==> flow/run.sh <==
#!/bin/bash
# the make line also repeats each setting of config.mk as NAME=value (left out here)
make -C /OpenROAD-flow-scripts/flow DESIGN_CONFIG=/design/flow/config.mk WORK_HOME=/design/flow/orfs CLKGATE_MAP_FILE= finish
==> flow/config.mk <==
export PLATFORM = sky130hd
export DESIGN_NAME = cpu
export DESIGN_NICKNAME = cpu
export VERILOG_FILES = /design/flow/design.v
export SDC_FILE = /design/flow/constraint.sdc
export NUM_CORES = 4
export LEC_CHECK = 0
export ABC_AREA = 1
export CAP_MARGIN = 20
export CELL_PAD_IN_SITES_DETAIL_PLACEMENT = 0
export CORE_MARGIN = 2
export CORE_UTILIZATION = 66
export CTS_CLUSTER_DIAMETER = 27
export MIN_ROUTING_LAYER = met1
export PLACE_DENSITY_LB_ADDON = 0.04
export SETUP_SLACK_MARGIN = 0.72
export SLEW_MARGIN = 20
==> flow/constraint.sdc <==
create_clock -name core_clock -period 3.01 [get_ports {clk}]
set_input_delay 0.6020 -clock core_clock [delete_from_list [all_inputs] [get_ports {clk}]]
set_output_delay 0.6020 -clock core_clock [all_outputs]
set_load 0.01 [all_outputs]
==> flow/design.v <==
module cpu(clk,reset,s,load,in,out,N,V,Z,w);
  input clk, reset, s, load;
  input [15:0] in;
  output [15:0] out;
  output N, V, Z, w;
  wire [15:0] instruction_out;
  wire loada,loadb,loads,loadc,write,asel,bsel;
  wire [2:0] status;
  wire [1:0] op, ALUop, shift, vsel;
  wire [2:0] opcode, readnum, writenum, nsel;  
  wire [15:0] sximm5, sximm8; 
  wire [15:0] mdata = 16'b0;
  wire [7:0] PC = 8'b0;
  vDFFE #(16) instruct_reg(clk, load , in, instruction_out);  
  instruct_decoder decoder(   .instruction_out(instruction_out),
			        .nsel(nsel),
				.opcode(opcode),
				.op(op),
				.ALUop(ALUop),
				.sximm5(sximm5),
				.sximm8(sximm8),
				.shift(shift),
				.readnum(readnum),
				.writenum(writenum)
  );
  FSM state_machine(    .clk(clk),
			.reset(reset),
			.s(s),
			.w(w),
			.opcode(opcode),
			.op(op),
			.nsel(nsel),
			.loada(loada),
			.loadb(loadb),
			.loadc(loadc),
			.loads(loads),
			.vsel(vsel),
			.write(write),
			.asel(asel),
			.bsel(bsel)
  );
  datapath DP(          .clk(clk),
			.readnum(readnum),
			.writenum(writenum),
			.write(write),
			.vsel(vsel),
			.loada(loada),
			.loadb(loadb),
			.loadc(loadc),
			.loads(loads),
			.shift(shift),
			.ALUop(ALUop),
			.asel(asel),
			.bsel(bsel),
			.mdata(mdata),
			.status(status),
			.C(out),
			.sximm8(sximm8),
			.sximm5(sximm5),
			.PC(PC)
  );	
  assign N = status[0];
  assign V = status[1]; 
  assign Z = status[2];  
endmodule
module instruct_decoder( instruction_out, 
			 nsel, 
			 opcode,
			 op,
			 ALUop, 
			 sximm5, 
			 sximm8, 
			 shift,
			 readnum,
			 writenum );
  input [15:0] instruction_out;
  input [2:0] nsel;
  output [2:0] opcode;
  output reg [2:0] readnum, writenum;
  output [1:0] shift, ALUop, op;
  output [15:0] sximm5, sximm8;
  wire [2:0] Rn, Rd, Rm;
  wire [4:0] imm5;
  wire [7:0] imm8;
  setval retval(instruction_out,opcode,op,ALUop,imm5,imm8,shift,Rn,Rd,Rm);
  assign sximm5 = imm5[4] ? {11'b11111111111,imm5}:{11'b00000000000,imm5}; 
  assign sximm8 = imm8[7] ? {8'b11111111,imm8}:{8'b00000000,imm8};
  always @(*) 
    case(nsel)
      3'b001: {readnum,writenum} = {Rn,Rn};  
      3'b010: {readnum,writenum} = {Rd,Rd};  
      3'b100: {readnum,writenum} = {Rm,Rm};  
      default: {readnum,writenum} = 6'bx;  
    endcase
endmodule
module setval(instruction_out,opcode,op,ALUop,imm5,imm8,shift,Rn,Rd,Rm);
  input [15:0] instruction_out;
  output reg [2:0] opcode,Rn,Rd,Rm;
  output reg [1:0] op, ALUop, shift;
  output reg [4:0] imm5;
  output reg [7:0] imm8;
  always @(*) begin 
    casex(instruction_out)
	{5'b11010,11'bx}: {opcode,op,ALUop,Rn,imm8,imm5,Rd,shift,Rm} = {instruction_out[15:13],2'b10,2'b0,instruction_out[10:8],instruction_out[7:0],
						5'b0,3'b0,2'b0,3'b0}; 
	{8'b11000000,8'bx}: {opcode,op,ALUop,Rn,imm8,imm5,Rd,shift,Rm} = {instruction_out[15:13],2'b0,2'b0,3'b0,8'b0,5'b0, instruction_out[7:5],
						instruction_out[4:3],instruction_out[2:0]}; 
	{5'b10100,11'bx}: {opcode,op,ALUop,Rn,imm8,imm5,Rd,shift,Rm} = {instruction_out[15:13],2'b0,2'b0,instruction_out[10:8],
						8'b0,5'b0,instruction_out[7:5],instruction_out[4:3],instruction_out[2:0]}; 
	{5'b10101,11'bx}: {opcode,op,ALUop,Rn,imm8,imm5,Rd,shift,Rm} = {instruction_out[15:13],2'b01,2'b01,instruction_out[10:8],
						8'b0,5'b0,3'b0, instruction_out[4:3], instruction_out[2:0]}; 
 	{5'b10110,11'bx}: {opcode,op,ALUop,Rn,imm8,imm5,Rd,shift,Rm} = {instruction_out[15:13],2'b10,2'b10,instruction_out[10:8],
						8'b0,5'b0,instruction_out[7:5],instruction_out[4:3],instruction_out[2:0]}; 
	{5'b10111,11'bx}: {opcode,op,ALUop,Rn,imm8,imm5,Rd,shift,Rm} = {instruction_out[15:13],2'b11,2'b11,3'b0,
						8'b0,5'b0,instruction_out[7:5],instruction_out[4:3],instruction_out[2:0]}; 
	default: {opcode,op,ALUop,Rn,imm8,imm5,Rd,shift,Rm} = {3'bx,2'bx,2'bx,3'bx,8'bx,5'bx,3'bx,2'bx,3'bx};  
    endcase
end
endmodule
module datapath(clk, readnum, vsel, loada, loadb, shift, asel, bsel,
		ALUop, loadc, loads, writenum, write, mdata, 
		status, C, sximm8, PC, sximm5);
  input clk, loada, loadb, loadc, loads, asel, bsel, write;
  input [1:0] vsel;
  input [1:0] shift, ALUop; 
  input [2:0] writenum, readnum;  
  input [15:0] mdata, sximm8, sximm5;
  input [7:0] PC;
  output wire [2:0] status;
  output wire [15:0] C;
  reg [15:0] data_in;
  wire [15:0] muxa, muxb, aout, bout, bout_shift, data_out, ALUout;
  wire [2:0] status_out;
  always @(*)
    case(vsel)
      2'b00: data_in = C;
      2'b01: data_in = {8'b0,PC};
      2'b10: data_in = sximm8;
      2'b11: data_in = mdata;
    endcase
  regfile REGFILE( .clk(clk), 
           		.write(write),
			.writenum(writenum),
			.readnum(readnum),
			.data_in(data_in),
			.data_out(data_out)
  );
  vDFFE #(16) reg_a(clk, loada, data_out, aout);
  vDFFE #(16) reg_b(clk, loadb, data_out, bout); 
  vDFFE #(16) reg_c(clk, loadc, ALUout, C);
  vDFFE #(3) status_block(.clk(clk), .en(loads), .in(status_out), .out(status));
  shifter shift_b(shift, bout, bout_shift);
  assign muxa = asel ? 16'b0:aout;
  assign muxb = bsel ? sximm5:bout_shift;
  alu ALU( .ALUop(ALUop), .Ain(muxa), .Bin(muxb), .out(ALUout), .status(status_out));
endmodule 
module regfile(clk,write,writenum,readnum,data_in,data_out);
  input clk,write;
  input [2:0] writenum, readnum;
  input [15:0] data_in;
  output [15:0] data_out;
  wire [7:0] readout, writeout;
  wire [15:0] R7, R6, R5, R4, R3, R2, R1, R0;
  dec #(3,8) read_num(readnum, readout);
  dec #(3,8) write_num(writenum, writeout);
  vDFFE #(16) write_reg0(clk, (write & writeout[0]), data_in, R0);
  vDFFE #(16) write_reg1(clk, (write & writeout[1]), data_in, R1);
  vDFFE #(16) write_reg2(clk, (write & writeout[2]), data_in, R2);
  vDFFE #(16) write_reg3(clk, (write & writeout[3]), data_in, R3);
  vDFFE #(16) write_reg4(clk, (write & writeout[4]), data_in, R4);
  vDFFE #(16) write_reg5(clk, (write & writeout[5]), data_in, R5);
  vDFFE #(16) write_reg6(clk, (write & writeout[6]), data_in, R6);
  vDFFE #(16) write_reg7(clk, (write & writeout[7]), data_in, R7);
  mux8 #(16) read_mux(R7, R6, R5, R4, R3, R2, R1, R0, readout, data_out);
endmodule
module dec(a,b);
  parameter n = 2;
  parameter m = 4;
  input [n-1:0] a;
  output [m-1:0] b;
  wire[m-1:0] b = 1<<a;
endmodule 
module vDFFE(clk,en,in,out);
  parameter n = 3;
  input clk, en;
  input [n-1:0] in;
  output reg [n-1:0] out;
  wire [n-1:0] nextout;
  assign nextout = en ? in:out;
  always @(posedge clk)
    out <= nextout;
  endmodule 
module mux8(r7, r6, r5, r4, r3, r2, r1, r0, s, b);
  parameter k = 1;
  input [k-1:0] r7, r6, r5, r4, r3, r2, r1, r0;
  input [7:0] s;
  output [k-1:0] b;
  wire [k-1:0] b = ({k{s[0]}} & r0) |
		   ({k{s[1]}} & r1) |    
		   ({k{s[2]}} & r2) |
		   ({k{s[3]}} & r3) | 
		   ({k{s[4]}} & r4) |
		   ({k{s[5]}} & r5) |
		   ({k{s[6]}} & r6) |
		   ({k{s[7]}} & r7) ;
endmodule
module shifter(shift,bin,out);
input [15:0] bin;
input [1:0] shift;
output reg [15:0] out;  
  always @(*) begin
    case(shift) 
      2'b01: out = bin << 1;  
      2'b10: out = bin >> 1;  
      2'b11: out = $signed(bin) >>> 1;  
      default: out = bin;  
    endcase 
  end 
endmodule 
module alu(ALUop,Ain,Bin,out,status);
  input [1:0] ALUop; 
  input [15:0] Ain, Bin;
  output reg [15:0] out;
  output [2:0] status;
  wire ovf;
  wire [15:0] sout;
  Addsub #(16) a(Ain, Bin, 1'b1, sout, ovf);
  assign status[2] = ((out == 16'b0) ? 1'b1:1'b0);  
  assign status[1] = ovf;  
  assign status[0] = out[15];  
  always @(*) begin
    case (ALUop)
      2'b00: out = Ain + Bin;
      2'b01: out = Ain - Bin; 
      2'b10: out = Ain & Bin;
      2'b11: out = ~Bin;
      default: out = 16'bx;
    endcase	
  end
endmodule
module Addsub(a,b,sub,s,ovf);
  parameter n = 8;
  input [n-1:0] a, b;  
  input sub ;  
  output [n-1:0] s;
  output ovf;   
  wire c1, c2;
  assign ovf = c1 ^ c2;  
  Adder1 #(n-1) ai(a[n-2:0],b[n-2:0]^{n-1{sub}},sub,c1,s[n-2:0]);
  Adder1 #(1) as(a[n-1],b[n-1]^sub,c1,c2,s[n-1]);
endmodule 
module Adder1(a,b,cin,cout,s);
  parameter n = 8;
  input [n-1:0] a, b;
  input cin ;
  output [n-1:0] s;
  output cout;
  assign {cout, s} = a + b + cin;
endmodule
module FSM(clk, reset, s, w, opcode, op, nsel,loada,loadb,loadc,vsel,write,loads,asel,bsel);
  input clk, reset, s;
  input [2:0] opcode;
  input [1:0] op;
  output w;
  output reg [2:0] nsel;
  output reg loada,loadb,loadc,loads,write,asel,bsel;
  output reg [1:0] vsel;
  wire [2:0] state;
  reg load_s;
  reg [2:0] next_state;
  assign w = load_s ? 1'b0:1'b1;  
  assign state =  reset ? 3'b000:next_state;
  always @(posedge clk) begin
    casex({reset,w,s,opcode,op,state})
	11'b1xxxxxxxxxx: {load_s, nsel, next_state,loada,loadb,loadc,vsel,write,loads,asel,bsel} 
				<= {1'b0,3'b000,3'b000,1'b0,1'b0,1'b0,2'b00,1'b0,1'b0,1'b0,1'b0};  
	{8'bx10xxxxx,3'b000}: {load_s,nsel,next_state,loada,loadb,loadc,vsel,write,loads,asel,bsel}
				<= {1'b0,3'b000,3'b000,1'b0,1'b0,1'b0,2'b00,1'b0,1'b0,1'b0,1'b0};  
	{8'bx1111010,3'b000}: {load_s, nsel, next_state,loada,loadb,loadc,vsel,write,loads,asel,bsel} 
				<= {1'b1,3'b001,3'b001,1'b0,1'b0,1'b0,2'b10,1'b1,1'b0,1'b0,1'b0};  
	{8'b00x11010,3'b001}: {load_s, nsel, next_state,loada,loadb,loadc,vsel,write,loads,asel,bsel} 
				<= {1'b0,3'b000,3'b000,1'b0,1'b0,1'b0,2'b00,1'b0,1'b0,1'b0,1'b0};  
        {8'b01111000,3'b000}: {load_s, nsel, next_state,loada,loadb,loadc,vsel,write,loads,asel,bsel} 
				<= {1'b1,3'b100,3'b001,1'b0,1'b1,1'b0,2'b10,1'b0,1'b0,1'b0,1'b0};  
	{8'b00x11000,3'b001}: {load_s,nsel,next_state,loada,loadb,loadc,vsel,write,loads,asel,bsel}
				<= {1'b1,3'b000,3'b010,1'b0,1'b0,1'b1,2'b00,1'b0,1'b0,1'b1,1'b0};  
	{8'b00x11000,3'b010}: {load_s,nsel,next_state,loada,loadb,loadc,vsel,write,loads,asel,bsel}
				<= {1'b1,3'b010,3'b011,1'b0,1'b0,1'b0,2'b00,1'b1,1'b0,1'b0,1'b0};  
	{8'b00x11000,3'b011}: {load_s,nsel,next_state,loada,loadb,loadc,vsel,write,loads,asel,bsel}
				<= {1'b0,3'b000,3'b000,1'b0,1'b0,1'b0,2'b00,1'b0,1'b0,1'b0,1'b0};  
	{8'b01110100,3'b000}: {load_s,nsel,next_state,loada,loadb,loadc,vsel,write,loads,asel,bsel}
				<= {1'b1,3'b001,3'b001,1'b1,1'b0,1'b0,2'b10,1'b0,1'b0,1'b0,1'b0};  
	{8'b00x10100,3'b001}: {load_s,nsel,next_state,loada,loadb,loadc,vsel,write,loads,asel,bsel}
				<= {1'b1,3'b100,3'b010,1'b0,1'b1,1'b0,2'b10,1'b0,1'b0,1'b0,1'b0};  
	{8'b00x10100,3'b010}: {load_s,nsel,next_state,loada,loadb,loadc,vsel,write,loads,asel,bsel}
				<= {1'b1,3'b000,3'b011,1'b0,1'b0,1'b1,2'b00,1'b0,1'b0,1'b0,1'b0};  
	{8'b00x10100,3'b011}: {load_s,nsel,next_state,loada,loadb,loadc,vsel,write,loads,asel,bsel}
				<= {1'b1,3'b010,3'b100,1'b0,1'b0,1'b0,2'b00,1'b1,1'b0,1'b0,1'b0};  
	{8'b00x10100,3'b100}: {load_s,nsel,next_state,loada,loadb,loadc,vsel,write,loads,asel,bsel}
				<= {1'b0,3'b000,3'b000,1'b0,1'b0,1'b0,2'b00,1'b0,1'b0,1'b0,1'b0};  
	{8'b01110101,3'b000}: {load_s,nsel,next_state,loada,loadb,loadc,vsel,write,loads,asel,bsel}
				<= {1'b1,3'b001,3'b001,1'b1,1'b0,1'b0,2'b10,1'b0,1'b0,1'b0,1'b0};  
	{8'b00x10101,3'b001}: {load_s,nsel,next_state,loada,loadb,loadc,vsel,write,loads,asel,bsel}
				<= {1'b1,3'b100,3'b010,1'b0,1'b1,1'b0,2'b10,1'b0,1'b0,1'b0,1'b0};  
	{8'b00x10101,3'b010}: {load_s,nsel,next_state,loada,loadb,loadc,vsel,write,loads,asel,bsel}
				<= {1'b1,3'b000,3'b011,1'b0,1'b0,1'b0,2'b00,1'b0,1'b1,1'b0,1'b0};  
   	{8'b00x10101,3'b011}: {load_s,nsel,next_state,loada,loadb,loadc,vsel,write,loads,asel,bsel}
				<= {1'b0,3'b000,3'b000,1'b0,1'b0,1'b0,2'b00,1'b0,1'b0,1'b0,1'b0};  
	{8'b01110110,3'b000}: {load_s,nsel,next_state,loada,loadb,loadc,vsel,write,loads,asel,bsel}
				<= {1'b1,3'b001,3'b001,1'b1,1'b0,1'b0,2'b10,1'b0,1'b0,1'b0,1'b0};  
	{8'b00x10110,3'b001}: {load_s,nsel,next_state,loada,loadb,loadc,vsel,write,loads,asel,bsel}
				<= {1'b1,3'b100,3'b010,1'b0,1'b1,1'b0,2'b10,1'b0,1'b0,1'b0,1'b0};  
	{8'b00x10110,3'b010}: {load_s,nsel,next_state,loada,loadb,loadc,vsel,write,loads,asel,bsel}
				<= {1'b1,3'b000,3'b011,1'b0,1'b0,1'b1,2'b00,1'b0,1'b0,1'b0,1'b0};  
	{8'b00x10110,3'b011}: {load_s,nsel,next_state,loada,loadb,loadc,vsel,write,loads,asel,bsel}
				<= {1'b1,3'b010,3'b100,1'b0,1'b0,1'b0,2'b00,1'b1,1'b0,1'b0,1'b0};  
	{8'b00x10110,3'b100}: {load_s,nsel,next_state,loada,loadb,loadc,vsel,write,loads,asel,bsel}
				<= {1'b0,3'b000,3'b000,1'b0,1'b0,1'b0,2'b00,1'b0,1'b0,1'b0,1'b0};  
	{8'b01110111,3'b000}: {load_s,nsel,next_state,loada,loadb,loadc,vsel,write,loads,asel,bsel}
				<= {1'b1,3'b100,3'b001,1'b0,1'b1,1'b0,2'b10,1'b0,1'b0,1'b1,1'b0};  
	{8'b00x10111,3'b001}: {load_s,nsel,next_state,loada,loadb,loadc,vsel,write,loads,asel,bsel}
				<= {1'b1,3'b000,3'b010,1'b0,1'b0,1'b1,2'b00,1'b0,1'b0,1'b1,1'b0};  
	{8'b00x10111,3'b010}: {load_s,nsel,next_state,loada,loadb,loadc,vsel,write,loads,asel,bsel}
				<= {1'b1,3'b010,3'b011,1'b0,1'b0,1'b0,2'b00,1'b1,1'b0,1'b0,1'b0};  
	{8'b00x10111,3'b011}: {load_s,nsel,next_state,loada,loadb,loadc,vsel,write,loads,asel,bsel}
				<= {1'b0,3'b000,3'b000,1'b0,1'b0,1'b0,2'b00,1'b0,1'b0,1'b0,1'b0};  
	default: {load_s,nsel,next_state,loada,loadb,loadc,vsel,write,loads,asel,bsel}
				<= {1'b0,3'b000,3'b000,1'b0,1'b0,1'b0,2'b00,1'b0,1'b0,1'b0,1'b0};  
   endcase
  end
endmodule 
==> results of run 1 <==
[routing by layer]
metal  global-route usage (%)  GRT overflow
met5                    7.353             0
met1                    67.07             2
met2                    88.67            59
met3                    38.67             0
met4                    60.10            47
[timing repair]
action | 4_1_cts
pin swaps | 78
endpoints found under the setup margin | 193
cloned | 2
gates resized | 147
setup buffers | 42
==> impl_metrics.json, run 1 <==
{
  "dpl_worst_slack_ps": -922.4,
  "place_area_um2": 12120,
  "yosys_warnings": 8,
  "floorplan.nets": 1052,
  "outcome": "did not finish",
  "numCtsBuffers": 37,
  "fp_util_pct": 67.59,
  "cts_max_level": 2,
  "io_buffers": 39,
  "clockBufferDepth": 3,
  "firstError": "[ERROR GRT-0116] Global routing finished with congestion. Check the congestion regions in the DRC Viewer.",
  "syn_inst": 985,
  "grt-ovfl-total": 108,
  "ys_seq_elements": 208,
  "pin_count": 40,
  "cts_num_sinks": 208,
  "synthFlopType": "edfxtp_1",
  "root_buffer": "clkbuf_16",
  "ys_sh_adder_pct": 5.775,
  "synthSimpleGateAreaFrac_pct": 18.62,
  "die_area_um2": 16640,
  "mux_area_share_pct": 0,
  "ys_seq_share_pct": 59.31,
  "gp_congestion": 0.9052,
  "die_y_um": 129,
  "synthArstFlopShare_pct": 0,
  "yosys.area.top_type": "edfxtp_1",
  "rows": 45,
  "yosys_area_um2": 10310,
  "syn_area_um2": 10310,
  "top_area_share_pct": 56.78,
  "postSynthAreaPerCell_um2": 10.47,
  "cts_hold_buffers": 0,
  "synth_stat.cells": 985,
  "ys_top_logic_family": "simple AND/OR/NAND/NOR gates",
  "haltStage": "5_1_grt",
  "synthTopCellsByCount": "221 x nand2_1, 195 x edfxtp_1, 104 x inv_1",
  "grt_usage_pct": 64.35,
  "top_cell": "nand2_1",
  "dp_cells": 1343,
  "place_hpwl_um": 18290,
  "coreArea_um2": 15260,
  "synthAoiAreaFrac_pct": 8.978,
  "dieWidth_um": 129,
  "ys_types": 52,
  "synth-edff-count": 195,
  "area_leaders": "edfxtp_1 57%, nand2_1 8.0%, ha_1 5.6%",
  "ys_sh_xor_pct": 1.529
}
==> run 2, diff against run 1 <==
Settings changed: ABC_AREA 1 to 0, CORE_UTILIZATION 66 to 70, CTS_CLUSTER_DIAMETER 27 to 334, PLACE_DENSITY_LB_ADDON 0.04 to not set, SETUP_SLACK_MARGIN 0.72 to -0.02.
Clock period 3.01 ns to 6.57 ns, I/O delays scaled along.
==> impl_metrics.json, run 2 <==
{
  "ys_seq_share_pct": 59.71,
  "outcome": "no timing/DRC/antenna violations",
  "fp_util_pct": 71.01,
  "drt_wl_total_um": 24790,
  "crit_fanout": 33,
  "root_buffer": "clkbuf_16",
  "area_leaders": "edfxtp_1 57%, ha_1 5.6%, nand2_1 4.1%",
  "hold_depth": 2,
  "p_int_mw": 2.256,
  "insertion_delay_ps": 500,
  "synthSimpleGateAreaFrac_pct": 13.46,
  "holdPathEnd": "state_machine.next_state[2]",
  "die_y_um": 125.0,
  "antenna_found_initial": 0,
  "path_buffers": 1,
  "ys_sh_xor_pct": 2.394,
  "place_hpwl_um": 16390,
  "final_nets": 978,
  "pin_count": 40,
  "firstDrtPassIters": 6,
  "clock.fmax_mhz": 190.8,
  "dp_cells": 1071,
  "rr_worst_depth": 19,
  "gp_congestion": 0.9040,
  "ys_top_logic_family": "AND-OR/OR-AND gates",
  "postCtsSetupRepairBufs": 0,
  "hold_path_class": "register to register",
  "floorplan.nets": 943,
  "cts_hold_buffers": 0,
  "rows": 44,
  "clockBufferDepth": 3,
  "drt-wirelength-per-cell_um": 22.37,
  "cpMaxStageDelayCell": "a31o_2",
  "place_area_um2": 10810,
  "critPathKind": "register to register",
  "cp_data_arrival_time_ps": 5540,
  "p_comb_share_pct": 11.3,
  "numCtsBuffers": 21,
  "yosys_area_um2": 10240,
  "synth_stat.cells": 876,
  "pwr-share-clk_pct": 38.9,
  "final_cells": 1108,
  "grt_usage_pct": 31.45,
  "report.final.slew_viol_count": 0,
  "flop_area_um2": 6116,
  "warnings": 43,
  "synthArstFlopShare_pct": 0,
  "r2r_end": "DP.status_block.out[2]",
  "startpoint_type": "register",
  "powerComb_uw": 338,
  "p_leak_nw": 4.121,
  "drt_iter0_markers": 813,
  "area_growth_pct": 12.08,
  "pwr-share-seq_pct": 49.8,
  "comb_area_um2": 3831,
  "drc": 0,
  "path_cells": "buf_4, nor2_1, a31o_2, a31oi_1, o221ai_2, ha_1, nor2_1, xnor2_1, ha_1, nor2b_1, o31a_1, o21ba_2, o21ai_1, a21oi_1, a21oi_1, xor2_1, o21ai_0, or2_2, a2111oi_2",
  "synthAoiAreaFrac_pct": 13.73,
  "p_per_area_nw_per_um2": 260.1,
  "fin_crit_sh_pct": 79.79,
  "ys_seq_elements": 208,
  "r2r_slack_ps": 1330,
  "seq-power_mw": 1.49,
  "mux_area_share_pct": 1.417,
  "crit_cells": 19,
  "yosys_warnings": 8,
  "p_sw_uw": 729.7,
  "crit_end": "DP.status_block.out[2]",
  "fin_setup_tns_ps": 0,
  "cts_max_level": 1,
  "skew_ps": 20.79,
  "worstPathRequired_ps": 6870,
  "syn_inst": 876,
  "relSlewSlack_pct": 21.71,
  "synthFlopType": "edfxtp_1",
  "ys_sh_adder_pct": 5.815,
  "synthTopCellsByCount": "195 x edfxtp_1, 113 x nand2_1, 63 x o21ai_0",
  "cts_tree": "yes",
  "io_buffers": 39,
  "maxPowerGroup": "registers",
  "dieWidth_um": 125.0,
  "fin_area_um2": 11480,
  "crit_start": "instruct_reg.out[11]",
  "top_cell": "edfxtp_1",
  "finalHoldViolations": 0,
  "via_per_inst": 6.649,
  "yosys.area.top_type": "edfxtp_1",
  "cts.clk_slew.worst_paths_ps": 70,
  "fill_cells": 843,
  "postSynthAreaPerCell_um2": 11.69,
  "min_from": "state_machine.next_state[1]",
  "grt_pass1_vias": 7073,
  "ys_types": 74,
  "grt-ovfl-total": 0,
  "cpPeakStageDelay_ps": 520,
  "total_power_mw": 2.986,
  "maxCapViolations": 0,
  "antenna_cells": 0,
  "crit_family": "AND-OR/OR-AND gates",
  "top_area_share_pct": 57.17,
  "die_area_um2": 15620,
  "synth-edff-count": 195,
  "ctsResizeCount": 0,
  "post-route-min-period_ps": 5242,
  "grt_max_degree": 40,
  "rsz0062_at_grt": "false",
  "rr_startpoint": "instruct_reg.out[11]",
  "irDropWorstVdd_v": 0.0003758,
  "via_count": 7367,
  "finalSetupViolCount": 0,
  "pg_clk_mw": 1.16,
  "ant_nets": 0,
  "swShare_pct": 24.44,
  "grt_pass1_wl_um": 38670,
  "coreArea_um2": 14420,
  "syn_area_um2": 10240,
  "endpoint_kind": "register",
  "max_slew.worst_pin.slew_ps": 1165,
  "cts_num_sinks": 208
}
[run 2: area by class of cell]
class | count | area share, %
well taps | 184 | 2.005
inverters | 42 | 1.373
clock inverters | 14 | 1.134
multi-input cells | 586 | 33.37
flip-flops and latches | 208 | 53.28
repair buffers | 52 | 4.229
clock buffers | 22 | 4.610
[run 2: through the flow]
| stage | setup slack, ps | utilization (%) | hold slack (ps) |
|---|---|---|---|
| 2_1_floorplan | 2314 | - | 461.1 |
| 3_3_place_gp | 1423 | 74.92 | 487.3 |
| 3_5_place_dp | 1286 | 74.92 | 494.7 |
| 4_1_cts | 1246 | 79.49 | 515.2 |
| 5_1_grt | 836.8 | 79.59 | 545.6 |
| 6_report | 1328 | 79.59 | 520.1 |
[run 2: metal layers]
layer / track usage (%) / up-vias / wire length, um
li1: - / 3317 / -
met2: 51.82 / 428 / 12260
met3: 3.851 / 57 / 1863
met1: 43.95 / 3565 / 9927
met5: 0 / - / 0
met4: 11.44 / 0 / 731
==> run 3, diff against run 2 <==
Settings changed: ABC_AREA 0 to 1, CELL_PAD_IN_SITES_DETAIL_PLACEMENT 0 to 1, CORE_ASPECT_RATIO set to 0.82, CORE_MARGIN 2 to 6, CORE_UTILIZATION 70 to 19, CTS_CLUSTER_DIAMETER 334 to 42, CTS_CLUSTER_SIZE set to 57, GPL_ROUTABILITY_DRIVEN set to 0, HOLD_SLACK_MARGIN set to 0.26, MAX_ROUTING_LAYER set to met5, MIN_ROUTING_LAYER met1 to not set, SETUP_SLACK_MARGIN -0.02 to not set, TNS_END_PERCENT set to 20.
Clock period 6.57 ns to 3.92 ns, I/O delays scaled along.
==> impl_metrics.json, run 3 <==
{
  "insertion_delay_ps": 540,
  "holdWs_ps": 507.7,
  "synthSimpleGateAreaFrac_pct": 18.62,
  "yosys.area.top_type": "edfxtp_1",
  "synth-edff-count": 195,
  "r2r_slack_ps": -40,
  "clockBufferDepth": 3,
  "rr_worst_depth": 26,
  "ys_sh_xor_pct": 1.529,
  "synthFlopType": "edfxtp_1",
  "so_faults": "negative setup slack",
  "worstPathRequired_ps": 4310,
  "syn_inst": 985,
  "finalHoldViolations": 0,
  "io_buffers": 39,
  "numCtsBuffers": 23,
  "irDropWorstVdd_v": 0.0003050,
  "rsz0062_at_grt": "true",
  "path_buffers": 5,
  "p_int_mw": 4.007,
  "antenna_found_initial": 1,
  "setup_slack_ps": -38.16,
  "swShare_pct": 26.48,
  "drt_iter0_markers": 481,
  "area_leaders": "edfxtp_1 57%, nand2_1 8.0%, ha_1 5.6%",
  "max_slew.worst_pin.slew_ps": 982.1,
  "hold_depth": 0,
  "mux_area_share_pct": 0,
  "grt_max_degree": 25,
  "crit_start": "instruct_reg.out[14]",
  "root_buffer": "clkbuf_16",
  "crit_family": "simple AND/OR/NAND/NOR gates",
  "critPathKind": "register to register",
  "final_nets": 1201,
  "maxCapViolations": 0,
  "dieWidth_um": 269.3,
  "powerComb_uw": 728,
  "synth_stat.cells": 985,
  "ys_seq_elements": 208,
  "p_leak_nw": 5.342,
  "ys_types": 52,
  "skew_ps": 21.75,
  "cpPeakStageDelay_ps": 440,
  "relSlewSlack_pct": 33.83,
  "crit_end": "DP.status_block.out[2]",
  "cts.clk_slew.worst_paths_ps": 70,
  "area_growth_pct": 30.65,
  "synthAoiAreaFrac_pct": 8.978,
  "ys_top_logic_family": "simple AND/OR/NAND/NOR gates",
  "synthTopCellsByCount": "221 x nand2_1, 195 x edfxtp_1, 104 x inv_1",
  "warnings": 42,
  "cts_hold_buffers": 0,
  "post-route-min-period_ps": 3958,
  "rr_startpoint": "instruct_reg.out[14]",
  "fin_crit_sh_pct": 101.0,
  "die_area_um2": 60040,
  "p_sw_mw": 1.443,
  "ys_sh_adder_pct": 5.775,
  "p_per_area_nw_per_um2": 404.5,
  "synthArstFlopShare_pct": 0,
  "drt-wirelength-per-cell_um": 17.58,
  "maxPowerGroup": "registers",
  "startpoint_type": "register",
  "pwr-share-clk_pct": 41.0,
  "cts_tree": "yes",
  "min_from": "state_machine.loads",
  "top_area_share_pct": 56.78,
  "clock.fmax_mhz": 252.6,
  "grt-ovfl-total": 0,
  "fill_cells": 6103,
  "place_hpwl_um": 23180,
  "firstDrtPassIters": 4,
  "cpMaxStageDelayCell": "edfxtp_1",
  "crit_top_cell": "nand3_2",
  "die_y_um": 223.0,
  "cp_data_arrival_time_ps": 4340,
  "coreArea_um2": 53060,
  "floorplan.nets": 1052,
  "ys_seq_share_pct": 59.31,
  "crit_fanout": 6,
  "yosys_warnings": 8,
  "cts_max_level": 1,
  "ant_nets": 0,
  "pg_clk_mw": 2.24,
  "drc": 0,
  "via_count": 7976,
  "pwr-share-seq_pct": 45.6,
  "syn_area_um2": 10310,
  "pin_count": 40,
  "grt_pass1_vias": 8472,
  "endpoint_kind": "register",
  "postSynthAreaPerCell_um2": 10.47,
  "seq-power_mw": 2.48,
  "via_per_inst": 4.304,
  "drt_wl_total_um": 32570,
  "fp_util_pct": 19.44,
  "grt_usage_pct": 10.17,
  "antenna_cells": 0,
  "r2r_end": "DP.status_block.out[2]",
  "crit_cells": 26,
  "dpl_worst_slack_ps": -350.7,
  "cts_num_sinks": 208,
  "grt_pass1_wl_um": 49090,
  "yosys_area_um2": 10310,
  "report.final.slew_viol_count": 0,
  "outcome": "finished with violations",
  "p_comb_share_pct": 13.4,
  "holdPathEnd": "DP.status_block.out[2]",
  "rows": 76,
  "top_cell": "nand2_1",
  "finalSetupViolCount": 1,
  "hold_path_class": "register to register"
}
-- run 3: timing repair --
item                                    4_1_cts  5_1_grt
pin swaps                                    36       55
setup buffers                                15       17
resized                                      46       73
endpoints found under the setup margin        5       10
-- run 3: layer usage --
layer,GRT usage [%],share of wire (%),vias to the layer above
met5,0,0,-
met4,1.641,1.5,0
met3,1.776,4.0,33
met2,16.46,46,169
met1,14.51,48,4055
li1,-,-,3719
-- run 3: area by class of cell --
class                           count  area [um2]  share of cell area [%]
Inverter                          132       500.5                   3.715
Sequential cell                   208        6116                   45.39
Clock inverter                     16       195.2                   1.449
Clock buffer                       26       586.8                   4.356
Tap cell                          702       878.3                   6.519
Multi-Input combinational cell    627        4016                   29.81
Timing Repair Buffer              142        1180                   8.757
-- run 3: metrics by stage --
stage	cells	TNS (ps)	util [%]	power (mW)	instance area [um2]
2_1_floorplan	985	0	-	2.867	10310
3_3_place_gp	1778	-252.6	22.67	3.093	12030
3_5_place_dp	1778	-350.7	22.67	3.120	12030
4_1_cts	1835	0	24.64	5.404	13070
5_1_grt	1853	-1024	25.39	5.650	13470
6_report	1853	-38.16	25.39	5.450	13470
==> run 4, diff against run 3 <==
Settings changed: ABC_AREA 1 to 0, CELL_PAD_IN_SITES_DETAIL_PLACEMENT 1 to 0, CORE_ASPECT_RATIO 0.82 to not set, CORE_MARGIN 6 to 8, CORE_UTILIZATION 19 to 47, CTS_CLUSTER_DIAMETER 42 to 334, CTS_CLUSTER_SIZE 57 to not set, GPL_ROUTABILITY_DRIVEN 0 to not set, HOLD_SLACK_MARGIN 0.26 to not set, MAX_ROUTING_LAYER met5 to not set, MIN_ROUTING_LAYER set to met1, PLACE_DENSITY_LB_ADDON set to 0.29, SETUP_SLACK_MARGIN set to -0.02, TNS_END_PERCENT 20 to not set.
Clock period 3.92 ns to 4.27 ns, I/O delays scaled along.
==> impl_metrics.json, run 4 <==
{
  "grt_pass1_vias": 7167,
  "insertion_delay_ps": 520,
  "grt_pass1_wl_um": 39630,
  "rr_startpoint": "instruct_reg.out[15]",
  "dpl_worst_slack_ps": -154.4,
  "dieWidth_um": 163.6,
  "path_cells": "and3b_2, a31o_4, a31oi_4, o221ai_4, ha_4, buf_6, a21oi_4, xnor2_1, ha_1, o21a_1, o31a_1, a211oi_2, a31oi_1, o21ai_1, or4_4, nor3_4, nand4b_1, a2111oi_4",
  "hold_depth": 2,
  "grt-ovfl-total": 0,
  "crit_cells": 18,
  "mux_area_share_pct": 1.417,
  "crit_start": "instruct_reg.out[15]",
  "outcome": "finished with violations",
  "top_cell": "edfxtp_1",
  "crit_end": "DP.status_block.out[2]",
  "cts_hold_buffers": 0,
  "place_hpwl_um": 17800,
  "startpoint_type": "register",
  "postSynthAreaPerCell_um2": 11.69,
  "synthFlopType": "edfxtp_1",
  "final_nets": 1079,
  "report.final.slew_viol_count": 0,
  "fin_setup_tns_ps": -87.59,
  "coreArea_um2": 21620,
  "via_count": 7396,
  "fin_crit_sh_pct": 101.5,
  "max_slew.worst_pin.slew_ps": 1042,
  "via_per_inst": 5.650,
  "swShare_pct": 23.84,
  "holdWs_ps": 512.9,
  "worstPathRequired_ps": 4580,
  "crit_family": "AND-OR/OR-AND gates",
  "pwr-share-seq_pct": 46.5,
  "io_buffers": 39,
  "p_int_mw": 3.740,
  "antenna_cells": 0,
  "pin_count": 40,
  "area_leaders": "edfxtp_1 57%, ha_1 5.6%, nand2_1 4.1%",
  "yosys.area.top_type": "edfxtp_1",
  "yosys_area_um2": 10240,
  "finalHoldViolations": 0,
  "p_leak_nw": 4.722,
  "grt_max_degree": 33,
  "p_per_area_nw_per_um2": 384.3,
  "p_sw_mw": 1.171,
  "drt_wl_total_um": 25590,
  "rsz0062_at_grt": "true",
  "synth-edff-count": 195,
  "min_from": "state_machine.next_state[1]",
  "rows": 54,
  "drt_iter0_markers": 601,
  "syn_inst": 876,
  "rr_worst_depth": 18,
  "finalSetupViolCount": 2,
  "seq-power_mw": 2.28,
  "ant_nets": 0,
  "cts_num_sinks": 208,
  "warnings": 42,
  "fin_area_um2": 12780,
  "ys_sh_xor_pct": 2.394,
  "pg_clk_mw": 1.92,
  "cpMaxStageDelayCell": "or4_4",
  "cts.clk_slew.worst_paths_ps": 60,
  "critPathKind": "register to register",
  "root_buffer": "clkbuf_16",
  "dp_cells": 1246,
  "numCtsBuffers": 23,
  "cts_tree": "yes",
  "cts_max_level": 1,
  "final_util_pct": 59.10,
  "grt_usage_pct": 19.03,
  "die_y_um": 163.6,
  "clock.fmax_mhz": 230.8,
  "gp_congestion": 0.8606,
  "r2r_slack_ps": -60,
  "total_power_mw": 4.911,
  "r2r_end": "DP.status_block.out[2]",
  "ys_types": 74,
  "hold_path_class": "register to register",
  "endpoint_kind": "register",
  "cpPeakStageDelay_ps": 570,
  "holdPathEnd": "state_machine.next_state[2]",
  "firstDrtPassIters": 4,
  "synthTopCellsByCount": "195 x edfxtp_1, 113 x nand2_1, 63 x o21ai_0",
  "place_area_um2": 11530,
  "synth_stat.cells": 876,
  "post-route-min-period_ps": 4332,
  "maxCapViolations": 0,
  "maxPowerGroup": "registers",
  "drt-wirelength-per-cell_um": 19.55,
  "ys_sh_adder_pct": 5.815,
  "synthArstFlopShare_pct": 0,
  "cp_data_arrival_time_ps": 4640,
  "fp_util_pct": 47.37,
  "setup_slack_ps": -62.23,
  "p_comb_share_pct": 14.4,
  "die_area_um2": 26770,
  "drc": 0,
  "top_area_share_pct": 57.17,
  "syn_area_um2": 10240,
  "relSlewSlack_pct": 30.04,
  "powerComb_uw": 708,
  "irDropWorstVdd_v": 0.0003881,
  "floorplan.nets": 943,
  "synthSimpleGateAreaFrac_pct": 13.46,
  "final_cells": 1309,
  "path_buffers": 1,
  "so_faults": "negative setup slack",
  "antenna_found_initial": 0,
  "ys_seq_share_pct": 59.71,
  "ys_top_logic_family": "AND-OR/OR-AND gates",
  "clockBufferDepth": 3,
  "area_growth_pct": 24.76,
  "skew_ps": 24.89,
  "pwr-share-clk_pct": 39.1,
  "ys_seq_elements": 208,
  "yosys_warnings": 8,
  "synthAoiAreaFrac_pct": 13.73,
  "crit_fanout": 7
}
==> run 4: cell type report <==
cell class,count,area [um2]
Clock buffer,27,590.6
Inverter,42,162.7
Timing Repair Buffer,151,1270
Multi-Input combinational cell,586,4143
Fill cell,1692,8842
Sequential cell,208,6116
Tap cell,280,350.3
Clock inverter,15,146.4
==> run 4: timing repair <==
item,4_1_cts,5_1_grt
pin swaps,18,47
endpoints found under the setup margin,1,5
resized,22,68
setup buffers,13,10
gates cloned,0,0
==> run 4: metal layers <==
metal / global-route usage (%) / up-vias / wire length, um
li1: - / 3523 / -
met1: 25.55 / 3642 / 11230
met2: 31.69 / 189 / 12410
met3: 2.293 / 42 / 1254
met4: 5.992 / 0 / 695
met5: 0 / - / 0
==> run 5, diff against run 4 <==
Settings changed: ABC_AREA 0 to not set, CELL_PAD_IN_SITES_DETAIL_PLACEMENT 0 to 1, CORE_MARGIN 8 to 2, CORE_UTILIZATION 47 to 40, CTS_CLUSTER_DIAMETER 334 to not set, HOLD_SLACK_MARGIN set to 0.25, MIN_ROUTING_LAYER met1 to not set, PLACE_DENSITY_LB_ADDON 0.29 to not set, SETUP_SLACK_MARGIN -0.02 to not set.
Clock period 4.27 ns to 7.0 ns, I/O delays scaled along.
==> impl_metrics.json, run 5 <==
{
  "firstDrtPassIters": 4,
  "crit_cells": 19,
  "yosys_warnings": 8,
  "floorplan.nets": 943,
  "ys_seq_elements": 208,
  "drt_iter0_markers": 375,
  "holdPathEnd": "state_machine.next_state[2]",
  "cts_max_level": 1,
  "crit_top_cell": "a21oi_1",
  "warnings": 41,
  "critPathKind": "register to register",
  "pin_count": 40,
  "final_nets": 981,
  "grt-ovfl-total": 0,
  "synthSimpleGateAreaFrac_pct": 13.46,
  "powerComb_uw": 324,
  "postCtsSetupRepairBufs": 0,
  "via_count": 7064,
  "hold_depth": 2,
  "grt_pass1_vias": 7379,
  "rr_worst_depth": 19,
  "ys_types": 74,
  "cts_num_sinks": 208,
  "via_per_inst": 5.615,
  "finalSetupViolCount": 0,
  "dpl_worst_slack_ps": 1658,
  "dieWidth_um": 164.0,
  "holdWs_ps": 507.3,
  "synth-edff-count": 195,
  "top_area_share_pct": 57.17,
  "setup_slack_ps": 1631,
  "crit_start": "instruct_reg.out[11]",
  "r2r_slack_ps": 1630,
  "ys_top_logic_family": "AND-OR/OR-AND gates",
  "p_comb_share_pct": 11.4,
  "ys_seq_share_pct": 59.71,
  "ant_nets": 0,
  "path_buffers": 3,
  "report.final.slew_viol_count": 0,
  "ys_sh_adder_pct": 5.815,
  "final_util_pct": 46.54,
  "area_growth_pct": 14.41,
  "grtUsageMet1_pct": 27.53,
  "synthTopCellsByCount": "195 x edfxtp_1, 113 x nand2_1, 63 x o21ai_0",
  "rows": 58,
  "mux_area_share_pct": 1.417,
  "fp_util_pct": 40.67,
  "post-route-min-period_ps": 5369,
  "synthAoiAreaFrac_pct": 13.73,
  "maxPowerGroup": "registers",
  "seq-power_mw": 1.39,
  "fin_crit_sh_pct": 76.69,
  "maxCapViolations": 0,
  "irDropWorstVdd_v": 0.0001880,
  "path_cells": "buf_4, nor2_1, a31oi_4, buf_4, a21oi_1, nor2b_4, inv_1, nor4_4, a21oi_1, xnor2_1, ha_1, or3_1, or2_2, a21oi_1, xor2_1, a22oi_1, nor4_1, nand4b_1, a2111oi_2",
  "top_cell": "edfxtp_1",
  "cpMaxStageDelayCell": "a31oi_4",
  "place_hpwl_um": 19390,
  "ys_sh_xor_pct": 2.394,
  "area_leaders": "edfxtp_1 57%, ha_1 5.6%, nand2_1 4.1%",
  "p_per_area_nw_per_um2": 242.6,
  "grt_use_met3_pct": 2.828,
  "p_leak_nw": 4.142,
  "worstPathRequired_ps": 7330,
  "r2r_end": "DP.status_block.out[2]",
  "swShare_pct": 24.98,
  "grt_usage_pct": 20.55,
  "insertion_delay_ps": 530,
  "drc": 0,
  "crit_family": "simple AND/OR/NAND/NOR gates",
  "hold_path_class": "register to register",
  "crit_end": "DP.status_block.out[2]",
  "groute.layer.met2.usage_pct": 34.28,
  "p_sw_uw": 710.1,
  "postSynthAreaPerCell_um2": 11.69,
  "die_y_um": 164.0,
  "outcome": "no timing/DRC/antenna violations",
  "pwr-share-clk_pct": 39.5,
  "gp_congestion": 0.8578,
  "grt_max_degree": 34,
  "cpPeakStageDelay_ps": 600,
  "antenna_cells": 0,
  "busiest_layer": "met2",
  "drt_wl_total_um": 26960,
  "ctsResizeCount": 0,
  "root_buffer": "clkbuf_16",
  "startpoint_type": "register",
  "skew_ps": 10.58,
  "cts_tree": "yes",
  "relSlewSlack_pct": 27.33,
  "finalHoldViolations": 0,
  "cts_hold_buffers": 0,
  "max_slew.worst_pin.slew_ps": 1086,
  "clock.fmax_mhz": 186.3,
  "crit_fanout": 33,
  "synth_stat.cells": 876,
  "synthArstFlopShare_pct": 0,
  "fin_setup_tns_ps": 0,
  "rr_startpoint": "instruct_reg.out[11]",
  "coreArea_um2": 25180,
  "rsz0062_at_grt": "false",
  "numCtsBuffers": 22,
  "antenna_found_initial": 0,
  "syn_area_um2": 10240,
  "endpoint_kind": "register",
  "clockBufferDepth": 3,
  "syn_inst": 876,
  "yosys.area.top_type": "edfxtp_1",
  "pwr-share-seq_pct": 49.1,
  "cts.clk_slew.worst_paths_ps": 60,
  "cp_data_arrival_time_ps": 5700,
  "p_int_mw": 2.132,
  "io_buffers": 39,
  "die_area_um2": 26900,
  "min_from": "state_machine.next_state[1]",
  "grt_pass1_wl_um": 42240,
  "synthFlopType": "edfxtp_1",
  "yosys_area_um2": 10240,
  "drt-wirelength-per-cell_um": 21.43,
  "pg_clk_mw": 1.12
}
run 5: routing by layer:
layer / routed length (um) / vias up / part of all wire [%]
li1: - / 3314 / -
met1: 12190 / 3571 / 45
met2: 12920 / 120 / 48
met3: 863 / 59 / 3.2
met4: 990 / 0 / 3.7
met5: 0 / - / 0
run 5: cell type report:
cell class              instances  area [um2]
fillers                      2617       13460
flip-flops and latches        208        6116
multi-input cells             586        3834
clock buffers                  27       589.3
repair buffers                 54       503.0
well taps                     330       412.9
inverters                      42       157.7
clock inverters                11       106.4
run 5: metrics by stage:
step	cells	area (um2)	total power, mW
final	1258	11720	2.842
after global routing	1258	11720	2.943
after floorplan	876	10240	1.634
after detailed placement	1220	11020	1.743
after global placement	1220	11020	1.731
after CTS	1258	11720	2.865
==> run 6, diff against run 5 <==
Settings changed: ABC_AREA set to 1, CAP_MARGIN 20 to 40, CELL_PAD_IN_SITES_DETAIL_PLACEMENT 1 to not set, CORE_UTILIZATION 40 to 70, CTS_CLUSTER_SIZE set to 32, HOLD_SLACK_MARGIN 0.25 to 0.29, SETUP_SLACK_MARGIN set to -0.23.
Clock period 7.0 ns to 3.04 ns, I/O delays scaled along.
==> impl_metrics.json, run 6 <==
{
  "yosys_warnings": 8,
  "hold_depth": 0,
  "gp_congestion": 0.9480,
  "rr_startpoint": "instruct_reg.out[8]",
  "area_growth_pct": 28.61,
  "drc": 0,
  "die_y_um": 125.4,
  "cp_data_arrival_time_ps": 4340,
  "crit_fanout": 7,
  "ys_sh_adder_pct": 5.775,
  "swShare_pct": 28.04,
  "rows": 44,
  "rr_worst_depth": 25,
  "p_comb_share_pct": 15.8,
  "ys_types": 52,
  "fp_util_pct": 71.22,
  "hold_path_class": "register to register",
  "clockBufferDepth": 3,
  "synthSimpleGateAreaFrac_pct": 18.62,
  "p_int_mw": 4.894,
  "rsz0062_at_grt": "true",
  "report.final.slew_viol_count": 0,
  "top_cell": "nand2_1",
  "ant_nets": 0,
  "root_buffer": "clkbuf_16",
  "path_buffers": 3,
  "drt_wl_total_um": 36950,
  "area_leaders": "edfxtp_1 57%, nand2_1 8.0%, ha_1 5.6%",
  "ys_seq_share_pct": 59.31,
  "ys_sh_xor_pct": 1.529,
  "grt_pass1_wl_um": 46290,
  "final_nets": 1265,
  "endpoint_kind": "register",
  "cts_max_level": 1,
  "place_area_um2": 11980,
  "via_count": 9400,
  "dieWidth_um": 125.4,
  "p_leak_nw": 5.601,
  "relSlewSlack_pct": 39.94,
  "io_buffers": 39,
  "cpMaxStageDelayCell": "edfxtp_1",
  "startpoint_type": "register",
  "mux_area_share_pct": 0,
  "firstDrtPassIters": 9,
  "antenna_found_initial": 0,
  "crit_start": "instruct_reg.out[8]",
  "post-route-min-period_ps": 4067,
  "floorplan.nets": 1052,
  "max_slew.worst_pin.slew_ps": 891.5,
  "drt_iter0_markers": 1555,
  "worstPathRequired_ps": 3320,
  "synthTopCellsByCount": "221 x nand2_1, 195 x edfxtp_1, 104 x inv_1",
  "pwr-share-clk_pct": 37.1,
  "cpPeakStageDelay_ps": 360,
  "grt_max_degree": 25,
  "numCtsBuffers": 21,
  "ys_seq_elements": 208,
  "holdPathEnd": "DP.status_block.out[2]",
  "die_area_um2": 15720,
  "pwr-share-seq_pct": 47.1,
  "so_faults": "negative setup slack",
  "pin_count": 40,
  "antenna_cells": 0,
  "synthArstFlopShare_pct": 0,
  "min_from": "state_machine.loads",
  "synthFlopType": "edfxtp_1",
  "via_per_inst": 6.729,
  "outcome": "finished with violations",
  "postSynthAreaPerCell_um2": 10.47,
  "fill_cells": 516,
  "grt_pass1_vias": 8670,
  "r2r_slack_ps": -1030,
  "cts_tree": "yes",
  "grt_usage_pct": 38.36,
  "maxPowerGroup": "registers",
  "cts_hold_buffers": 0,
  "setup_slack_ps": -1027,
  "insertion_delay_ps": 530,
  "ys_top_logic_family": "simple AND/OR/NAND/NOR gates",
  "fin_area_um2": 13260,
  "place_hpwl_um": 19110,
  "clock.fmax_mhz": 245.9,
  "final_util_pct": 91.60,
  "synthAoiAreaFrac_pct": 8.978,
  "finalHoldViolations": 0,
  "syn_inst": 985,
  "critPathKind": "register to register",
  "synth_stat.cells": 985,
  "yosys.area.top_type": "edfxtp_1",
  "powerComb_mw": 1.07,
  "cts.clk_slew.worst_paths_ps": 70,
  "cts_num_sinks": 208,
  "drt-wirelength-per-cell_um": 26.45,
  "yosys_area_um2": 10310,
  "warnings": 49,
  "finalSetupViolCount": 114,
  "p_per_area_nw_per_um2": 512.8,
  "seq-power_mw": 3.20,
  "synth-edff-count": 195,
  "maxCapViolations": 0,
  "crit_family": "simple AND/OR/NAND/NOR gates",
  "coreArea_um2": 14480,
  "crit_cells": 25,
  "irDropWorstVdd_v": 0.0007594,
  "p_sw_mw": 1.907,
  "r2r_end": "DP.status_block.out[2]",
  "skew_ps": 23.73,
  "grt-ovfl-total": 0,
  "crit_end": "DP.status_block.out[2]",
  "pg_clk_mw": 2.53,
  "top_area_share_pct": 56.78,
  "fin_crit_sh_pct": 133.8,
  "syn_area_um2": 10310
}
[run 6: through the flow]
| step | total power, mW | setup WS [ps] | hold WS [ps] | setup TNS, ps | instances |
|---|---|---|---|---|---|
| finish | 6.801 | -1027 | 508.6 | -24160 | 1397 |
| global route | 6.860 | -1295 | 519.8 | -33810 | 1397 |
| CTS | 6.448 | -673.6 | 509.1 | -8140 | 1370 |
| detailed placement | 4.075 | -815.7 | 494.7 | -8652 | 1324 |
| global placement | 4.051 | -708.9 | 486.6 | -7029 | 1322 |
| floorplan | 3.708 | -561.9 | 468.7 | -4318 | 985 |
[run 6: layout make-up]
type                            count  area [um2]  area share [%]
Sequential cell                   208        6116           46.11
Clock inverter                      9       50.05          0.3774
Timing Repair Buffer              208        1705           12.86
Clock buffer                       29       555.5           4.189
Multi-Input combinational cell    627        4103           30.93
Tap cell                          184       230.2           1.736
Inverter                          132       503.0           3.792
[run 6: what timing repair did]
item	CTS	global route
setup buffers	9	15
gates resized	45	73
setup endpoints to repair	16	48
pin swaps	15	32
[run 6: routing by layer]
metal  vias up  share of wire [%]  global-route usage (%)
li1       3847                  -                       -
met1      4274                 31                   45.78
met2       970                 46                   64.45
met3       309                 13                   8.472
met4         0                9.4                   22.42
met5         -                  0                       0
==> run 7, diff against run 6 <==
Settings changed: CAP_MARGIN 40 to 20, CELL_PAD_IN_SITES_DETAIL_PLACEMENT set to 1, CELL_PAD_IN_SITES_GLOBAL_PLACEMENT set to 0, CORE_MARGIN 2 to 6, CORE_UTILIZATION 70 to 63, CTS_CLUSTER_SIZE 32 to 50, HOLD_SLACK_MARGIN 0.29 to not set, PLACE_DENSITY set to 0.73, SETUP_SLACK_MARGIN -0.23 to 0.59.
Clock period 3.04 ns to 3.07 ns, I/O delays scaled along.
==> impl_metrics.json, run 7 <==
{
  "dieWidth_um": 139.9,
  "ys_seq_share_pct": 59.31,
  "outcome": "did not finish",
  "io_buffers": 39,
  "synth_stat.cells": 985,
  "synthAoiAreaFrac_pct": 8.978,
  "die_y_um": 139.9,
  "ys_sh_adder_pct": 5.775,
  "top_cell": "nand2_1",
  "syn_inst": 985,
  "synthTopCellsByCount": "221 x nand2_1, 195 x edfxtp_1, 104 x inv_1",
  "top_area_share_pct": 56.78,
  "coreArea_um2": 15940,
  "fp_util_pct": 64.68,
  "synthSimpleGateAreaFrac_pct": 18.62,
  "synthFlopType": "edfxtp_1",
  "pin_count": 40,
  "gp_congestion": 0.8986,
  "ys_types": 52,
  "yosys_warnings": 8,
  "haltStage": "3_5_place_dp",
  "synth-edff-count": 195,
  "mux_area_share_pct": 0,
  "firstError": "[ERROR DPL-0033] detailed placement checks failed during check placement.",
  "ys_top_logic_family": "simple AND/OR/NAND/NOR gates",
  "ys_sh_xor_pct": 1.529,
  "syn_area_um2": 10310,
  "die_area_um2": 19580,
  "synthArstFlopShare_pct": 0,
  "floorplan.nets": 1052,
  "area_leaders": "edfxtp_1 57%, nand2_1 8.0%, ha_1 5.6%",
  "yosys_area_um2": 10310,
  "ys_seq_elements": 208,
  "rows": 46,
  "yosys.area.top_type": "edfxtp_1",
  "postSynthAreaPerCell_um2": 10.47
}
==> run 7: metrics by stage <==
step / hold WS (ps) / setup TNS, ps
2_1_floorplan: 468.7 / -3554
3_3_place_gp: 505.0 / -6351
==> run 8, diff against run 7 <==
Settings changed: ABC_AREA 1 to not set, CELL_PAD_IN_SITES_DETAIL_PLACEMENT 1 to not set, CELL_PAD_IN_SITES_GLOBAL_PLACEMENT 0 to not set, CORE_MARGIN 6 to 2, CORE_UTILIZATION 63 to 40, CTS_CLUSTER_SIZE 50 to not set, PLACE_DENSITY 0.73 to not set, SETUP_SLACK_MARGIN 0.59 to -0.09.
Clock period 3.07 ns to 5.41 ns, I/O delays scaled along.
==> impl_metrics.json, run 8 <==
{
  "p_sw_uw": 947.8,
  "final_nets": 995,
  "ys_seq_share_pct": 59.71,
  "crit_start": "instruct_reg.out[8]",
  "drt_wl_total_um": 24860,
  "cpMaxStageDelayCell": "edfxtp_1",
  "rsz0062_at_grt": "false",
  "final_cells": 1276,
  "drt-wirelength-per-cell_um": 19.48,
  "p_leak_nw": 4.230,
  "maxCapViolations": 0,
  "crit_end": "DP.status_block.out[2]",
  "synth_stat.cells": 876,
  "via_per_inst": 5.429,
  "pg_clk_mw": 1.54,
  "die_area_um2": 26900,
  "warnings": 41,
  "postSynthAreaPerCell_um2": 11.69,
  "floorplan.nets": 943,
  "via_count": 6928,
  "ys_top_logic_family": "AND-OR/OR-AND gates",
  "rows": 58,
  "clock.fmax_mhz": 205.1,
  "die_y_um": 164.0,
  "drt_iter0_markers": 535,
  "critPathKind": "register to register",
  "total_power_mw": 3.759,
  "crit_fanout": 16,
  "synthFlopType": "edfxtp_1",
  "hold_depth": 2,
  "final_util_pct": 47.15,
  "endpoint_kind": "register",
  "finalHoldViolations": 0,
  "grt_pass1_wl_um": 39360,
  "cts_hold_buffers": 0,
  "worstPathRequired_ps": 5730,
  "antenna_found_initial": 0,
  "ctsResizeCount": 0,
  "cts_num_sinks": 208,
  "gp_congestion": 0.8989,
  "pin_count": 40,
  "crit_cells": 20,
  "mux_area_share_pct": 1.417,
  "p_comb_share_pct": 11.0,
  "yosys_area_um2": 10240,
  "insertion_delay_ps": 530,
  "r2r_end": "DP.status_block.out[2]",
  "seq-power_mw": 1.81,
  "finalSetupViolCount": 0,
  "grt-ovfl-total": 0,
  "syn_area_um2": 10240,
  "outcome": "no timing/DRC/antenna violations",
  "p_int_mw": 2.812,
  "grt_usage_pct": 19.15,
  "report.final.slew_viol_count": 0,
  "hold_path_class": "register to register",
  "fp_util_pct": 40.67,
  "relSlewSlack_pct": 25.81,
  "top_area_share_pct": 57.17,
  "r2r_slack_ps": 530,
  "holdWs_ps": 519.0,
  "top_cell": "edfxtp_1",
  "path_cells": "nor3_2, a31o_2, buf_4, nand3_1, and3_2, inv_1, nor4_4, and3_4, a31o_2, xnor2_1, ha_1, o2111ai_1, o21ba_2, o21ai_1, a21oi_1, a21oi_1, xor2_1, o21ai_0, or2_2, a2111oi_2",
  "cpPeakStageDelay_ps": 460,
  "cts_max_level": 1,
  "crit_family": "AND-OR/OR-AND gates",
  "synthSimpleGateAreaFrac_pct": 13.46,
  "rr_worst_depth": 20,
  "ys_seq_elements": 208,
  "io_buffers": 39,
  "antenna_cells": 0,
  "firstDrtPassIters": 5,
  "yosys.area.top_type": "edfxtp_1",
  "cts.clk_slew.worst_paths_ps": 60,
  "dp_cells": 1231,
  "ant_nets": 0,
  "cts_tree": "yes",
  "postCtsSetupRepairBufs": 0,
  "clockBufferDepth": 3,
  "p_per_area_nw_per_um2": 316.6,
  "coreArea_um2": 25180,
  "numCtsBuffers": 24,
  "fin_crit_sh_pct": 90.12,
  "fin_setup_tns_ps": 0,
  "pwr-share-clk_pct": 41.0,
  "swShare_pct": 25.21,
  "pwr-share-seq_pct": 48.0,
  "ys_sh_adder_pct": 5.815,
  "ys_types": 74,
  "area_growth_pct": 15.93,
  "holdPathEnd": "state_machine.next_state[2]",
  "irDropWorstVdd_v": 0.0002618,
  "yosys_warnings": 8,
  "rr_startpoint": "instruct_reg.out[8]",
  "drc": 0,
  "startpoint_type": "register",
  "max_slew.worst_pin.slew_ps": 1111,
  "grt_max_degree": 33,
  "post-route-min-period_ps": 4876,
  "synthArstFlopShare_pct": 0,
  "synth-edff-count": 195,
  "cp_data_arrival_time_ps": 5200,
  "synthTopCellsByCount": "195 x edfxtp_1, 113 x nand2_1, 63 x o21ai_0",
  "syn_inst": 876,
  "fill_cells": 2210,
  "area_leaders": "edfxtp_1 57%, ha_1 5.6%, nand2_1 4.1%",
  "ys_sh_xor_pct": 2.394,
  "path_buffers": 2,
  "root_buffer": "clkbuf_16",
  "min_from": "state_machine.next_state[1]",
  "synthAoiAreaFrac_pct": 13.73,
  "place_hpwl_um": 17580,
  "grt_pass1_vias": 6822,
  "dieWidth_um": 164.0,
  "powerComb_uw": 414,
  "skew_ps": 22.99,
  "maxPowerGroup": "registers"
}
[run 8: per-layer routing]
layer  wire length [um]  GRT usage [%]
met1              11600          27.07
met5                  0              0
met3               1168          2.702
met4                719          6.021
met2              11370          30.63
[run 8: cell type report]
cell class              instances  area, um2  area share, %
clock buffers                  27      611.8          5.153
clock inverters                17      148.9          1.254
inverters                      42      157.7          1.328
multi-input cells             586       3834          32.29
flip-flops and latches        208       6116          51.51
well taps                     330      412.9          3.477
repair buffers                 66      593.1          4.995
[run 8: through the flow]
stage                     instance area [um2]  setup slack, ps
final                                   11870            534.4
after global routing                    11870            155.8
after CTS                               11870            605.0
after detailed placement                11110            646.9
after global placement                  11110            665.4
after floorplan                         10240             1154
==> run 9, diff against run 8 <==
Settings changed: ABC_AREA set to 1, CELL_PAD_IN_SITES_DETAIL_PLACEMENT set to 1, CORE_ASPECT_RATIO set to 0.6, CORE_UTILIZATION 40 to 64, CTS_CLUSTER_DIAMETER set to 249, CTS_CLUSTER_SIZE set to 48, GPL_ROUTABILITY_DRIVEN set to 0, HOLD_SLACK_MARGIN set to 0.24, MAX_ROUTING_LAYER set to met4, MIN_ROUTING_LAYER set to met2, SETUP_SLACK_MARGIN -0.09 to not set, SLEW_MARGIN 20 to 35, TNS_END_PERCENT set to 70.
Clock period 5.41 ns to 7.0 ns, I/O delays scaled along.
==> impl_metrics.json, run 9 <==
{
  "die_area_um2": 17180,
  "haltStage": "5_1_grt",
  "yosys_warnings": 8,
  "postSynthAreaPerCell_um2": 10.47,
  "die_y_um": 102.3,
  "yosys.area.top_type": "edfxtp_1",
  "cts_num_sinks": 208,
  "cts_hold_buffers": 0,
  "ctsResizeCount": 0,
  "coreArea_um2": 15550,
  "synth-edff-count": 195,
  "firstError": "[ERROR GRT-0116] Global routing finished with congestion. Check the congestion regions in the DRC Viewer.",
  "numCtsBuffers": 8,
  "syn_area_um2": 10310,
  "grt_usage_pct": 82.51,
  "ys_top_logic_family": "simple AND/OR/NAND/NOR gates",
  "ys_seq_share_pct": 59.31,
  "cts_max_level": 1,
  "synthTopCellsByCount": "221 x nand2_1, 195 x edfxtp_1, 104 x inv_1",
  "floorplan.nets": 1052,
  "synthSimpleGateAreaFrac_pct": 18.62,
  "dp_cells": 1217,
  "dieWidth_um": 167.9,
  "synth_stat.cells": 985,
  "place_hpwl_um": 25750,
  "yosys_area_um2": 10310,
  "rows": 35,
  "postCtsSetupRepairBufs": 0,
  "fp_util_pct": 66.33,
  "synthArstFlopShare_pct": 0,
  "root_buffer": "clkbuf_16",
  "mux_area_share_pct": 0,
  "synthFlopType": "edfxtp_1",
  "ys_types": 52,
  "io_buffers": 39,
  "clockBufferDepth": 3,
  "ys_seq_elements": 208,
  "syn_inst": 985,
  "top_cell": "nand2_1",
  "pin_count": 40,
  "outcome": "did not finish",
  "ys_sh_adder_pct": 5.775,
  "area_leaders": "edfxtp_1 57%, nand2_1 8.0%, ha_1 5.6%",
  "grt-ovfl-total": 84,
  "synthAoiAreaFrac_pct": 8.978,
  "top_area_share_pct": 56.78,
  "ys_sh_xor_pct": 1.529
}
run 9: layer usage:
layer	GRT overflow	GRT usage [%]
met5	-	-
met4	13	61.14
met3	59	88.46
met2	12	87.79
met1	-	-
run 9: through the flow:
step | cell area [um2] | setup slack (ps) | hold WS (ps)
floorplan | 10310 | 3287 | 468.7
global placement | 10940 | 2513 | 492.0
CTS | 11230 | 1395 | 567.4
detailed placement | 10970 | 1974 | 543.7
==> run 10, diff against run 9 <==
Settings changed: CELL_PAD_IN_SITES_DETAIL_PLACEMENT 1 to not set, CORE_ASPECT_RATIO 0.6 to not set, CORE_UTILIZATION 64 to 66, CTS_CLUSTER_DIAMETER 249 to not set, CTS_CLUSTER_SIZE 48 to 30, GPL_ROUTABILITY_DRIVEN 0 to not set, HOLD_SLACK_MARGIN 0.24 to not set, MAX_ROUTING_LAYER met4 to not set, MIN_ROUTING_LAYER met2 to not set, SLEW_MARGIN 35 to 20, TNS_END_PERCENT 70 to not set.
Clock period 7.0 ns to 3.82 ns, I/O delays scaled along.
==> impl_metrics.json, run 10 <==
{
  "outcome": "finished with violations",
  "so_faults": "negative setup slack",
  "top_area_share_pct": 56.78,
  "synthTopCellsByCount": "221 x nand2_1, 195 x edfxtp_1, 104 x inv_1",
  "dieWidth_um": 129,
  "clock.fmax_mhz": 261.3,
  "pwr-share-clk_pct": 38.8,
  "grt_pass1_vias": 7833,
  "cts_tree": "yes",
  "r2r_end": "DP.status_block.out[2]",
  "finalSetupViolCount": 1,
  "crit_end": "DP.status_block.out[2]",
  "ys_seq_elements": 208,
  "skew_ps": 17.31,
  "p_per_area_nw_per_um2": 417.3,
  "ys_types": 52,
  "swShare_pct": 24.37,
  "io_buffers": 39,
  "holdPathEnd": "DP.status_block.out[0]",
  "p_comb_share_pct": 13.4,
  "report.final.slew_viol_count": 0,
  "crit_top_cell": "nand2_1",
  "root_buffer": "clkbuf_16",
  "area_leaders": "edfxtp_1 57%, nand2_1 8.0%, ha_1 5.6%",
  "drt_iter0_markers": 838,
  "antenna_cells": 0,
  "floorplan.nets": 1052,
  "top_cell": "nand2_1",
  "grt-ovfl-total": 0,
  "maxPowerGroup": "registers",
  "max_slew.worst_pin.slew_ps": 986.6,
  "crit_fanout": 4,
  "min_from": "state_machine.loads",
  "hold_depth": 0,
  "gp_congestion": 0.9496,
  "synthFlopType": "edfxtp_1",
  "crit_family": "simple AND/OR/NAND/NOR gates",
  "dpl_worst_slack_ps": -320.4,
  "numCtsBuffers": 22,
  "clockBufferDepth": 3,
  "post-route-min-period_ps": 3828,
  "endpoint_kind": "register",
  "hold_path_class": "register to register",
  "ys_top_logic_family": "simple AND/OR/NAND/NOR gates",
  "pwr-share-seq_pct": 47.8,
  "startpoint_type": "register",
  "cpMaxStageDelayCell": "edfxtp_1",
  "cts_max_level": 1,
  "r2r_slack_ps": -8,
  "holdWs_ps": 513.3,
  "ys_seq_share_pct": 59.31,
  "drc": 0,
  "fin_crit_sh_pct": 100.2,
  "postSynthAreaPerCell_um2": 10.47,
  "cts_hold_buffers": 0,
  "rr_startpoint": "instruct_reg.out[13]",
  "p_sw_mw": 1.302,
  "irDropWorstVdd_v": 0.0004574,
  "area_growth_pct": 24.17,
  "fill_cells": 826,
  "powerComb_uw": 716,
  "antenna_found_initial": 0,
  "drt-wirelength-per-cell_um": 19.66,
  "pin_count": 40,
  "die_area_um2": 16640,
  "cpPeakStageDelay_ps": 420,
  "synth_stat.cells": 985,
  "cts_num_sinks": 208,
  "relSlewSlack_pct": 34.14,
  "via_per_inst": 5.880,
  "fp_util_pct": 67.59,
  "synthAoiAreaFrac_pct": 8.978,
  "syn_inst": 985,
  "syn_area_um2": 10310,
  "seq-power_mw": 2.55,
  "ys_sh_adder_pct": 5.775,
  "warnings": 45,
  "cp_data_arrival_time_ps": 4190,
  "synthArstFlopShare_pct": 0,
  "ys_sh_xor_pct": 1.529,
  "flop_area_um2": 6116,
  "fin_setup_tns_ps": -7.756,
  "grt_pass1_wl_um": 40970,
  "rsz0062_at_grt": "true",
  "yosys.area.top_type": "edfxtp_1",
  "cts.clk_slew.worst_paths_ps": 60,
  "p_int_mw": 4.041,
  "firstDrtPassIters": 5,
  "via_count": 8015,
  "critPathKind": "register to register",
  "grt_max_degree": 25,
  "rr_worst_depth": 28,
  "insertion_delay_ps": 520,
  "pg_clk_mw": 2.07,
  "place_hpwl_um": 18230,
  "grt_usage_pct": 32.72,
  "worstPathRequired_ps": 4180,
  "drt_wl_total_um": 26790,
  "yosys_warnings": 8,
  "die_y_um": 129,
  "comb_area_um2": 3990,
  "mux_area_share_pct": 0,
  "synthSimpleGateAreaFrac_pct": 18.62,
  "final_util_pct": 83.92,
  "finalHoldViolations": 0,
  "crit_cells": 28,
  "p_leak_nw": 5.329,
  "rows": 45,
  "setup_slack_ps": -7.756,
  "maxCapViolations": 0,
  "ant_nets": 0,
  "synth-edff-count": 195,
  "crit_start": "instruct_reg.out[13]",
  "total_power_mw": 5.343,
  "yosys_area_um2": 10310,
  "coreArea_um2": 15260,
  "path_buffers": 3,
  "final_nets": 1204
}
run 10: cell type report:
type	instances	area share, %
Multi-Input combinational cell	627	31.16
Clock buffer	28	4.553
Tap cell	211	2.062
Clock inverter	11	1.006
Timing Repair Buffer	146	9.566
Sequential cell	208	47.76
Inverter	132	3.889
run 10: per-layer routing:
metal | GRT usage [%] | vias to the layer above | share of wire [%]
li1 | - | 3721 | -
met1 | 44.68 | 3778 | 40
met4 | 11.45 | 0 | 3.3
met2 | 54.12 | 443 | 48
met5 | 0 | - | 0
met3 | 5.156 | 73 | 9.1
run 10: what timing repair did:
action / CTS / global route
hold endpoints to repair: 0 / 0
resized: 50 / 63
pin swaps: 48 / 64
endpoints found under the setup margin: 4 / 11
setup buffers: 20 / 8
run 10: through the flow:
stage / instances / area, um2
final: 1363 / 12800
after global routing: 1363 / 12800
after CTS: 1355 / 12530
after detailed placement: 1296 / 11490
after global placement: 1296 / 11490
after floorplan: 985 / 10310
Power figures rest on the tool's default switching activity, not on a simulated workload.
